==> 11-19: inputs <==
==> flow/design.v <==
module IIR(clk, rst, Start, load, DIn, RAddr, data_done, WEN, Yn, WAddr, Finish);
	parameter n = 16;
	parameter m = 20;
	input clk, rst;
	input Start;
	input data_done;
	input [n-1:0]DIn;
	output WEN, load;
	output Finish;
	output [n-1:0]Yn;
	output [m-1:0]RAddr;
	output [m-1:0]WAddr;
	wire control_state;
	control_FSM control(
		.clk(clk), .rst(rst),
		.start(Start), .data_done(data_done), .load(load), .RAddr(RAddr), .state(control_state)
	);
	datapath dp(
		.clk(clk), .rst(rst),
		.command(control_state), .RAddr(RAddr), .DIn(DIn), .WEN(WEN), .Yn(Yn), .WAddr(WAddr), .finish(Finish)
	);
endmodule
module control_FSM(clk, rst, start, data_done, load, RAddr, state);
	parameter m = 20;
	parameter idle = 1'b0;
	parameter read = 1'b1;
	input clk, rst, start, data_done;
	output load, state;
	output [m-1:0]RAddr;
	reg load, state;
	reg [m-1:0]RAddr;
	reg next_load, next_state;
	reg [m-1:0]next_RAddr;
	always@(*) begin
		next_state = idle;
		next_load = 1'b0;
		next_RAddr = 0;
		case(state)
			idle: begin
				next_state = idle;
				next_RAddr = 0;
				next_load = 1'b0;
				if(start) begin
					next_state = read;
					next_RAddr = 0;
					next_load = 1'b1;
				end
			end
			read: begin
				next_state = read;
				next_RAddr = RAddr + 1;
				next_load = 1'b1;
				if(data_done) begin
					next_state = idle;
					next_RAddr = 0;
					next_load = 1'b0;
				end
			end
		endcase
	end
	always@(posedge clk or posedge rst) begin  
		if(rst)begin
			state <= 1'b0;
			load <= 1'b0;
			RAddr <= {m{1'b0}};
		end else begin
			state <= next_state;
			load <= next_load;
			RAddr <= next_RAddr;
		end
	end
endmodule
module datapath(clk, rst, command, RAddr, DIn, WEN, Yn, WAddr, finish);
	parameter idle = 1'b0;
	parameter write = 1'b1;
	parameter n = 16;
	parameter m = 20;
	input clk, rst, command;
	input [m-1:0]RAddr;
	input [n-1:0]DIn;
	output WEN, finish;
	output [n-1:0]Yn;
	output [m-1:0]WAddr;
	reg WEN, finish, state;
	reg [m-1:0]WAddr;
	reg next_WEN, next_finish, next_state;
	reg [m-1:0]next_WAddr;
	reg [n-1:0]x0, x1, x2, x3, x4, x5;
	reg [n-1:0]y0, y1, y2, y3, y4;
	wire [n-1:0]next_x0, next_x1, next_x2, next_x3, next_x4, next_x5;
	wire [n-1:0]next_y0, next_y1, next_y2, next_y3, next_y4;
	wire [n+6:0]a0, a1, a2, a3, a4, a5, b0, a_all;
	wire [n+8:0]b1, b2, b3, b4, b_all;
	wire [n-1:0]DIn_fix = ~command ? {n{1'b0}} : DIn;
	wire [n-1:0]x0_abs, x1_abs, x2_abs, x3_abs, x4_abs, x5_abs;
	wire [n-1:0]y0_abs, y1_abs, y2_abs, y3_abs, y4_abs;
	assign x0_abs = x0[n-1] ? (~x0 + 1) : x0;
	assign x1_abs = x1[n-1] ? (~x1 + 1) : x1;
	assign x2_abs = x2[n-1] ? (~x2 + 1) : x2;
	assign x3_abs = x3[n-1] ? (~x3 + 1) : x3;
	assign x4_abs = x4[n-1] ? (~x4 + 1) : x4;
	assign x5_abs = x5[n-1] ? (~x5 + 1) : x5;
	assign y0_abs = y0[n-1] ? (~y0 + 1) : y0;
	assign y1_abs = y1[n-1] ? (~y1 + 1) : y1;
	assign y2_abs = y2[n-1] ? (~y2 + 1) : y2;
	assign y3_abs = y3[n-1] ? (~y3 + 1) : y3;
	assign y4_abs = y4[n-1] ? (~y4 + 1) : y4;
	assign a_all = (x0[n-1] ? (~a0 + 1) : a0) +
				   (x1[n-1] ? (~a1 + 1) : a1) +
				   (x2[n-1] ? (~a2 + 1) : a2) +
				   (x3[n-1] ? (~a3 + 1) : a3) +
				   (x4[n-1] ? (~a4 + 1) : a4) +
				   (x5[n-1] ? (~a5 + 1) : a5) +
				   (y0[n-1] ? (~b0 + 1) : b0);
	assign b_all = (y1[n-1] ? b1 : (~b1 + 1)) +
				   (y2[n-1] ? (~b2 + 1) : b2) +
				   (y3[n-1] ? b3 : (~b3 + 1)) +
				   (y4[n-1] ? (~b4 + 1) : b4);
	assign Yn = a_all[n+6:7] + {b_all[n+8], b_all[n+5:7]};
	assign a0 = {x0_abs[n-1],
				( {x0_abs[n-2:0], 7'd0} >> 6 )+
				( {x0_abs[n-2:0], 7'd0} >> 9 )+
				( {x0_abs[n-2:0], 7'd0} >> 10)+
				( {x0_abs[n-2:0], 7'd0} >> 11)+
				( {x0_abs[n-2:0], 7'd0} >> 12)+
				( {x0_abs[n-2:0], 7'd0} >> 13) };
	assign a1 = {x1_abs[n-1],
				( {x1_abs[n-2:0], 7'd0} >> 6 )+
				( {x1_abs[n-2:0], 7'd0} >> 8 )+
				( {x1_abs[n-2:0], 7'd0} >> 10)+
				( {x1_abs[n-2:0], 7'd0} >> 11)+
				( {x1_abs[n-2:0], 7'd0} >> 14) };
	assign a2 = {x2_abs[n-1],
				( {x2_abs[n-2:0], 7'd0} >> 5 )+
				( {x2_abs[n-2:0], 7'd0} >> 8 )+
				( {x2_abs[n-2:0], 7'd0} >> 9 )+
				( {x2_abs[n-2:0], 7'd0} >> 11)+
				( {x2_abs[n-2:0], 7'd0} >> 14) };
	assign a3 = {x3_abs[n-1],
				( {x3_abs[n-2:0], 7'd0} >> 5 )+
				( {x3_abs[n-2:0], 7'd0} >> 8 )+
				( {x3_abs[n-2:0], 7'd0} >> 9 )+
				( {x3_abs[n-2:0], 7'd0} >> 11)+
				( {x3_abs[n-2:0], 7'd0} >> 14) };
	assign a4 = {x4_abs[n-1],
				( {x4_abs[n-2:0], 7'd0} >> 6 )+
				( {x4_abs[n-2:0], 7'd0} >> 8 )+
				( {x4_abs[n-2:0], 7'd0} >> 10)+
				( {x4_abs[n-2:0], 7'd0} >> 11)+
				( {x4_abs[n-2:0], 7'd0} >> 14) };
	assign a5 = {x5_abs[n-1],
				( {x5_abs[n-2:0], 7'd0} >> 6 )+
				( {x5_abs[n-2:0], 7'd0} >> 9 )+
				( {x5_abs[n-2:0], 7'd0} >> 10)+
				( {x5_abs[n-2:0], 7'd0} >> 11)+
				( {x5_abs[n-2:0], 7'd0} >> 12)+
				( {x5_abs[n-2:0], 7'd0} >> 13) };
	assign b0 = {y0_abs[n-1],
				( {y0_abs[n-2:0], 7'd0} >> 2 )+
				( {y0_abs[n-2:0], 7'd0} >> 3 )+
				( {y0_abs[n-2:0], 7'd0} >> 8 )+
				( {y0_abs[n-2:0], 7'd0} >> 11)+
				( {y0_abs[n-2:0], 7'd0} >> 13)+
				( {y0_abs[n-2:0], 7'd0} >> 14) };
	assign b1 = {y1_abs[n-1],
				( {2'd0, y1_abs[n-2:0], 7'd0}      )+
				( {2'd0, y1_abs[n-2:0], 7'd0} >> 1 )+
				( {2'd0, y1_abs[n-2:0], 7'd0} >> 3 )+
				( {2'd0, y1_abs[n-2:0], 7'd0} >> 6 )+
				( {2'd0, y1_abs[n-2:0], 7'd0} >> 7 )+
				( {2'd0, y1_abs[n-2:0], 7'd0} >> 8 )+
				( {2'd0, y1_abs[n-2:0], 7'd0} >> 10)+
				( {2'd0, y1_abs[n-2:0], 7'd0} >> 11)+
				( {2'd0, y1_abs[n-2:0], 7'd0} >> 12)+
				( {2'd0, y1_abs[n-2:0], 7'd0} >> 13) };
	assign b2 = {y2_abs[n-1],
				( {2'd0, y2_abs[n-2:0], 7'd0} << 1 )+
				( {2'd0, y2_abs[n-2:0], 7'd0}      )+
				( {2'd0, y2_abs[n-2:0], 7'd0} >> 2 )+
				( {2'd0, y2_abs[n-2:0], 7'd0} >> 4 )+
				( {2'd0, y2_abs[n-2:0], 7'd0} >> 5 )+
				( {2'd0, y2_abs[n-2:0], 7'd0} >> 6 )+
				( {2'd0, y2_abs[n-2:0], 7'd0} >> 7 )+
				( {2'd0, y2_abs[n-2:0], 7'd0} >> 8 ) };
	assign b3 = {y3_abs[n-1],
				( {2'd0, y3_abs[n-2:0], 7'd0} << 2 )+
				( {2'd0, y3_abs[n-2:0], 7'd0} >> 7 )+
				( {2'd0, y3_abs[n-2:0], 7'd0} >> 9 )+
				( {2'd0, y3_abs[n-2:0], 7'd0} >> 10)+
				( {2'd0, y3_abs[n-2:0], 7'd0} >> 12) };
	assign b4 = {y4_abs[n-1],
				( {2'd0, y4_abs[n-2:0], 7'd0} << 1 )+
				( {2'd0, y4_abs[n-2:0], 7'd0} >> 1 )+
				( {2'd0, y4_abs[n-2:0], 7'd0} >> 2 )+
				( {2'd0, y4_abs[n-2:0], 7'd0} >> 7 )+
				( {2'd0, y4_abs[n-2:0], 7'd0} >> 13)+
				( {2'd0, y4_abs[n-2:0], 7'd0} >> 14) };
	assign next_x0 = x1;
	assign next_x1 = x2;
	assign next_x2 = x3;
	assign next_x3 = x4;
	assign next_x4 = x5;
	assign next_x5 = DIn_fix;
	assign next_y0 = y1;
	assign next_y1 = y2;
	assign next_y2 = y3;
	assign next_y3 = y4;
	assign next_y4 = Yn;
	always@(*) begin
		next_state = idle;
		next_WEN = 1'b0;
		next_finish = 1'b0;
		next_WAddr = {m{1'b0}};
		case(state)
			idle: begin
				next_state = idle;
				next_WEN = 1'b0;
				next_finish = 1'b0;
				next_WAddr = {m{1'b0}};
				if(command) begin
					next_state = write;
					next_WEN = 1'b1;
					next_finish = 1'b0;
					next_WAddr = {m{1'b0}};
				end
			end
			write: begin
				next_state = write;
				next_WEN = 1'b1;
				next_finish = 1'b0;
				next_WAddr = RAddr;
				if(~command) begin
					next_state = idle;
					next_WEN = 1'b0;
					next_finish = 1'b1;
					next_WAddr = {m{1'b0}};
				end
			end
		endcase
	end
	always@(posedge clk or posedge rst) begin  
		if(rst)begin
			state <= 1'b0;
			WEN <= 1'b0;
			finish <= 1'b0;
			WAddr <= {m{1'b0}};
			x0 <= {n{1'b0}};
			x1 <= {n{1'b0}};
			x2 <= {n{1'b0}};
			x3 <= {n{1'b0}};
			x4 <= {n{1'b0}};
			x5 <= {n{1'b0}};
			y0 <= {n{1'b0}};
			y1 <= {n{1'b0}};
			y2 <= {n{1'b0}};
			y3 <= {n{1'b0}};
			y4 <= {n{1'b0}};
		end else begin
			state <= next_state;
			WEN <= next_WEN;
			finish <= next_finish;
			WAddr <= next_WAddr;
			x0 <= next_x0;
			x1 <= next_x1;
			x2 <= next_x2;
			x3 <= next_x3;
			x4 <= next_x4;
			x5 <= next_x5;
			y0 <= next_y0;
			y1 <= next_y1;
			y2 <= next_y2;
			y3 <= next_y3;
			y4 <= next_y4;
		end
	end
endmodule
==> flow/run.sh <==
#!/bin/bash
# the make line also repeats each setting of config.mk as NAME=value (left out here)
make -C /OpenROAD-flow-scripts/flow DESIGN_CONFIG=/design/flow/config.mk WORK_HOME=/design/flow/orfs CLKGATE_MAP_FILE= finish
==> flow/config.mk <==
export PLATFORM = sky130hd
export DESIGN_NAME = IIR
export DESIGN_NICKNAME = IIR
export VERILOG_FILES = /design/flow/design.v
export SDC_FILE = /design/flow/constraint.sdc
export NUM_CORES = 4
export LEC_CHECK = 0
export ABC_AREA = 1
export CAP_MARGIN = 0
export CORE_ASPECT_RATIO = 0.7
export CORE_MARGIN = 2
export CORE_UTILIZATION = 72
export CTS_CLUSTER_SIZE = 10
export PLACE_DENSITY = 0.38
export SETUP_SLACK_MARGIN = 3.25
export SLEW_MARGIN = 20
export TNS_END_PERCENT = 5
==> flow/constraint.sdc <==
create_clock -name core_clock -period 10.9 [get_ports {clk}]
set_input_delay 2.1800 -clock core_clock [delete_from_list [all_inputs] [get_ports {clk}]]
set_output_delay 2.1800 -clock core_clock [all_outputs]
set_load 0.01 [all_outputs]
==> 04-12 (differences from 11-19) <==
- CAP_MARGIN: 0 -> 20
- CORE_ASPECT_RATIO: 0.7 -> default
- CORE_UTILIZATION: 72 -> 40
- CTS_CLUSTER_SIZE: 10 -> default
- PLACE_DENSITY: 0.38 -> default
- SETUP_SLACK_MARGIN: 3.25 -> default
- TNS_END_PERCENT: 5 -> 85
==> flow/constraint.sdc (replaced) <==
create_clock -name core_clock -period 16.0 [get_ports {clk}]
set_input_delay 3.2000 -clock core_clock [delete_from_list [all_inputs] [get_ports {clk}]]
set_output_delay 3.2000 -clock core_clock [all_outputs]
set_load 0.01 [all_outputs]
==> 05-28 (differences from 11-19) <==
- CAP_MARGIN: 0 -> 5
- CORE_ASPECT_RATIO: 0.7 -> default
- CORE_UTILIZATION: 72 -> 40
- CTS_CLUSTER_DIAMETER: default -> 268
- CTS_CLUSTER_SIZE: 10 -> default
- GPL_TIMING_DRIVEN: default -> 0
- HOLD_SLACK_MARGIN: default -> 0.23
- MAX_ROUTING_LAYER: default -> met4
- MIN_ROUTING_LAYER: default -> met2
- PLACE_DENSITY: 0.38 -> default
- PLACE_DENSITY_LB_ADDON: default -> 0.03
- SETUP_SLACK_MARGIN: 3.25 -> -1.12
==> flow/constraint.sdc (replaced) <==
create_clock -name core_clock -period 16.0 [get_ports {clk}]
set_input_delay 3.2000 -clock core_clock [delete_from_list [all_inputs] [get_ports {clk}]]
set_output_delay 3.2000 -clock core_clock [all_outputs]
set_load 0.01 [all_outputs]
==> summary of the runs <==
05-28 finished with setup timing left. 11-19 aborted during clock tree synthesis (4_1_cts) with DPL-0038. 04-12 produced a clean layout.
Non-clock buffer count: 05-28 is lower than 04-12 (17).
In utilization, 04-12 and 05-28 hardly differ.
In 05-28 the critical path depth is lower than in 04-12, by 3.
Between 04-12 and 05-28, the lower clock skew is in 04-12 (gap 2.3 ps).
Between 04-12 and 05-28, the lower global-route usage is in 04-12 (gap 17 points).
Synthesized area is the same in 11-19 and 04-12.
Count of clock-buffer cells in the layout: 05-28 is lower than 04-12 (8).
Against 05-28, the setup slack of 04-12 is better by 940 ps.
Between 05-28 and 04-12, the lower register-to-register slack is in 05-28 (gap 890 ps).
Between 05-28 and 04-12, the lower final cell count is in 05-28 (gap 0.27%, measured against 04-12).
In flip-flop count, 04-12 and 05-28 do not differ.
==> figures <==
Result of the run: 11-19 stopped before the end; 05-28 failed layout checks; 04-12 complete, no violations
Last stage reached: 11-19 clock tree synthesis (4_1_cts); 05-28 -; 04-12 -
Layout check failures: 11-19 -; 05-28 setup timing; 04-12 -
Total CTS buffers: 11-19 -; 05-28 24; 04-12 28
Final estimated routing congestion in global placement: 11-19 1.13; 05-28 1.03; 04-12 0.935
Antenna Violating Nets Remaining: 11-19 -; 05-28 0; 04-12 0
Maximum fanout along the worst path: 11-19 -; 05-28 25; 04-12 10
First-pass GRT wire length: 11-19 -; 05-28 225 mm; 04-12 204 mm
Share of the clock period used by the worst path: 11-19 -; 05-28 101%; 04-12 95.1%
Overall Global Routing Usage: 11-19 -; 05-28 38.3%; 04-12 21.2%
Number of cells traversed by the worst register-to-register path: 11-19 -; 05-28 55; 04-12 51
Clock buffer cells: 11-19 -; 05-28 25; 04-12 33
Logic cell area: 11-19 -; 05-28 36400 um^2; 04-12 36100 um^2
Final standard cell area without fillers: 11-19 -; 05-28 50700 um^2; 04-12 50600 um^2
Fill cells: 11-19 -; 05-28 11977; 04-12 11669
Flop share of the area: 11-19 -; 05-28 10.8%; 04-12 10.8%
Nets@finish: 11-19 -; 05-28 7299; 04-12 7320
Worst reg2reg endpoint: 11-19 -; 05-28 dp.y4[15]; 04-12 dp.y4[15]
Layout non-clock buf frac: 11-19 -; 05-28 2.21%; 04-12 2.57%
Most utilized layer in the global route result: 11-19 -; 05-28 met3; 04-12 met2
Launch instance of the worst register-to-register path: 11-19 -; 05-28 dp.x4[15]; 04-12 dp.x3[15]
Clk_skew: 11-19 -; 05-28 33.3 ps; 04-12 31.1 ps
CTS sink count: 11-19 -; 05-28 219; 04-12 219
